== xenon ==
Design APB_INT_Count, start of the top module:
module APB_INT_Count#(
    parameter DATA_WIDTH = 32,
    parameter ADDR_WIDTH = 16
) 
(
    input  wire                     PCLK,         
    input  wire                     PRESETn,      
    input  wire                     PSEL,         
    input  wire                     PENABLE,      
    input  wire                     PWRITE,       
    input  wire [ADDR_WIDTH-1:0]    PADDR,        
    input  wire [DATA_WIDTH-1:0]    PWDATA,       
    output reg  [DATA_WIDTH-1:0]    PRDATA,       
    output reg                      PREADY,       
    output reg                      PSLVERR,      
    output  wire                    linux_irq,    
    output  wire                    lim_irq,      
    output  wire                    itim_irq,     
    input  wire                     linux_ack,    
    input  wire                     lim_ack,      
    input  wire                     itim_ack      
);
    reg [DATA_WIDTH-1:0] control_regs[0:3];           
    reg [DATA_WIDTH-1:0] linux_count[0:9];            
    reg [DATA_WIDTH-1:0] lim_count[0:9];              
    reg [DATA_WIDTH-1:0] itim_count[0:9];             
    reg invalid_access;   
    always @(posedge PCLK) begin
        if (!PRESETn) begin
            integer x;
            for (x = 0; x < 10; x = x + 1) begin
                linux_count[x] <= {DATA_WIDTH{1'b0}};
            end
        end else if (PSEL && PENABLE && PWRITE && (PADDR == 16'h0010)) begin
            linux_count[0] <= PWDATA;   
        end else if (linux_irq) begin
            linux_count[0] <= linux_count[0] + 1;
        end else if (linux_ack) begin
            integer j;
            for (j = 9; j > 0; j = j - 1) begin
                linux_count[j] <= linux_count[j-1];
            end
            linux_count[0] <= 0;
        end
    end
    always @(posedge PCLK) begin
  ...
Settings: LEC_CHECK=0, ABC_AREA=1, CAP_MARGIN=40, CORE_ASPECT_RATIO=1.41, CORE_MARGIN=2, CORE_UTILIZATION=72, CTS_CLUSTER_DIAMETER=45, CTS_CLUSTER_SIZE=10, HOLD_SLACK_MARGIN=0.3, PLACE_DENSITY=0.42, SETUP_SLACK_MARGIN=1.12, SLEW_MARGIN=20; clock period 3.76 ns.
run.sh (not shown) runs the stock make flow with config.mk's settings and CLKGATE_MAP_FILE=.
### xenon -> garnet
Settings: changing CORE_UTILIZATION from 72 to 40; removing PLACE_DENSITY (formerly 0.42); removing ABC_AREA (formerly 1); removing CORE_ASPECT_RATIO (formerly 1.41); removing CTS_CLUSTER_DIAMETER (formerly 45); removing SETUP_SLACK_MARGIN (formerly 1.12); removing CTS_CLUSTER_SIZE (formerly 10); changing CAP_MARGIN from 40 to 20; removing HOLD_SLACK_MARGIN (formerly 0.3); changing the clock period (ns, I/O delays scaled along) from 3.76 to 6.76.
Looking at floorplan core area, garnet sits above xenon.
For the detailed-route wire length, garnet came in about 10% higher than xenon did.
On worst slew slack as a fraction of its limit: between xenon and garnet, it ends up lower for garnet.
Cmp xenon and garnet / area fraction in mux cells / lower: xenon
Input changes introduced in zinc (baseline for comparison: garnet):
Settings: ABC_AREA newly set to 1; CTS_CLUSTER_SIZE newly set to 97; CORE_UTILIZATION changed from 40 to 69; the clock period (ns, I/O delays scaled along) changed from 6.76 to 6.12.
zinc ran to completion and came out clean on the timing, design-rule and antenna checks.
PRDATA[12] as the capture point of the worst path was reported by zinc, and itim_count[7][9] by garnet.
Summary of zinc over garnet: placed cell count went up by about 10%; setup slack went down by 0.053 ns.
Lower met3 track demand over resource among zinc and garnet: garnet
A beginning of the critical path of PADDR[1] is what garnet shows, while PADDR[4] belongs to zinc.
The inputs of delta differ from those of zinc as listed below.
Settings: setting PLACE_DENSITY_LB_ADDON to 0.06 for the first time; removing ABC_AREA (formerly 1); changing CORE_UTILIZATION from 69 to 72; setting CTS_CLUSTER_DIAMETER to 374 for the first time; changing CTS_CLUSTER_SIZE from 97 to 14; changing the clock period (ns, I/O delays scaled along) from 6.12 to 5.34.
## What came out
- When the final numbers for zinc and delta were put side by side, the wire length of the first global-routing pass turned out to be smaller in zinc.
- In terms of arithmetic-cell share of the synthesized area counting full adders, half adders and majority gates, zinc and delta differ only marginally.
- Wire: delta routes more than zinc
- Total power of the final layout (delta vs. zinc) decreases by a little under 10%
- Having completed the whole flow, delta delivered a layout that passed the timing, design-rule and antenna checks.
- zinc ended up with more cell instances than delta did.
- Compared with zinc, post-synth net total in delta decreased by more than 10%.
What willow does differently from delta at the input level:
Settings: a change of CORE_UTILIZATION from 72 to 70; a deleted CTS_CLUSTER_DIAMETER that had been 374; a change of CTS_CLUSTER_SIZE from 14 to 62; an added SETUP_SLACK_MARGIN of 0.51; a deleted PLACE_DENSITY_LB_ADDON that had been 0.06; a change of the clock period (ns, I/O delays scaled along) from 5.34 to 3.76.
[summary]
- First-iteration DRC count on willow is down relative to delta.
- Worst hold slack for willow is lower than for delta.
- In the tables for delta and willow, clock share of power reads lower with delta.
- Lower global-route wire length before repair among delta and willow: delta
- Of the two values seen for first element of the critical path, PADDR[13] was produced by delta and PADDR[1] by willow.
- Final worst slack down 0.61 ns in willow wrt delta
- willow: sequential cell area share 2.5 points below delta
- NOTE post-layout instance count excluding filler cells delta->willow increased by a few percent

========
APB_INT_Count again, from the RTL that the note above started with.
Settings: LEC_CHECK=0, ABC_AREA=1, CAP_MARGIN=40, CORE_ASPECT_RATIO=1.41, CORE_MARGIN=2, CORE_UTILIZATION=72, CTS_CLUSTER_DIAMETER=45, CTS_CLUSTER_SIZE=10, HOLD_SLACK_MARGIN=0.3, PLACE_DENSITY_LB_ADDON=0.17, SETUP_SLACK_MARGIN=1.12, SLEW_MARGIN=20, TNS_END_PERCENT=5; clock period 3.76 ns.
Then changed:
Settings changed: ABC_AREA 1 to not set, CORE_ASPECT_RATIO 1.41 to not set, CTS_CLUSTER_DIAMETER 45 to 100, CTS_CLUSTER_SIZE 10 to 14, HOLD_SLACK_MARGIN 0.3 to not set, PLACE_DENSITY_LB_ADDON 0.17 to 0.06, SETUP_SLACK_MARGIN 1.12 to not set, TNS_END_PERCENT 5 to not set.
Clock period 3.76 ns to 5.34 ns, I/O delays scaled along.
Outcome: Worst setup slack gets better by 0.26 ns. Via count came out lower by 4.7%. Clock skew hardly moves. Power came out lower by 44%. Final cell count is lower by 18%. Final area drops by 10%. Sequential power fell by 37%. Non-clock buffer count goes up by 15. Global-route usage went up by 9.0 points. Clock-buffer cell count went down by 58. Register-to-register slack improved by 1.0 ns.
Then changed:
Settings changed: CAP_MARGIN 40 to 20, CORE_UTILIZATION 72 to 40, CTS_CLUSTER_DIAMETER 100 to not set, CTS_CLUSTER_SIZE 14 to not set, PLACE_DENSITY_LB_ADDON 0.06 to not set, SETUP_SLACK_MARGIN set to -0.04.
Clock period 5.34 ns to 6.76 ns, I/O delays scaled along.
=> The changed run completed without violations; register-to-register slack is better by 1.3 ns; power fell by 9.6%; worst hold slack improves by 0.054 ns; design area climbs by 3.6%.
Then changed:
Settings changed: CORE_ASPECT_RATIO set to 1.07, CORE_UTILIZATION 40 to 39, CTS_CLUSTER_SIZE set to 92, HOLD_SLACK_MARGIN set to 0.1, SETUP_SLACK_MARGIN -0.04 to not set, SLEW_MARGIN 20 to 25.
Clock period 6.76 ns to 10.0 ns, I/O delays scaled along.
Core utilization went down by 1.4 points.
Power is lower by 34%.
Design area goes down by 0.56%.
Clock-buffer cell count goes down by 4.
Worst hold slack gets worse by 0.0079 ns.
Clock skew came out higher by 0.0059 ns.
Register-to-register slack gets better by 2.8 ns.
Synthesized area is unchanged.
Then changed:
Settings changed: CORE_ASPECT_RATIO 1.07 to not set, CORE_UTILIZATION 39 to 66, CTS_CLUSTER_SIZE 92 to 62, HOLD_SLACK_MARGIN 0.1 to not set, SETUP_SLACK_MARGIN set to 1.28, SLEW_MARGIN 25 to 20.
Clock period 10.0 ns to 4.87 ns, I/O delays scaled along.
=>
- final area rose by 1.1%
- die area came out lower by 41%
- power rose by 110%
- wire length goes down by 1.4%
- area after synthesis does not change
- cell count falls by 7.6%
- setup slack got worse by 2.6 ns
- non-clock buffer count increases by 86
- global-route usage came out higher by 19 points
Then changed:
Settings changed: CORE_UTILIZATION 66 to 40, CTS_CLUSTER_SIZE 62 to not set, SETUP_SLACK_MARGIN 1.28 to not set.
Clock period 4.87 ns to 10.0 ns, I/O delays scaled along.
Result: The new run ran to the end with no violations. Worst setup slack improved by 2.2 ns. Clock-buffer cell count grows by 24. Clock skew is lower by 0.029 ns. Utilization shrinks by 30 points. Total power shrinks by 52%. Final area is lower by 1.2%. Final cell count goes up by 7.1%. First-iteration DRC count fell by 23%. Register-to-register slack gets better by 4.9 ns.
Power and IR drop assume default switching activity.
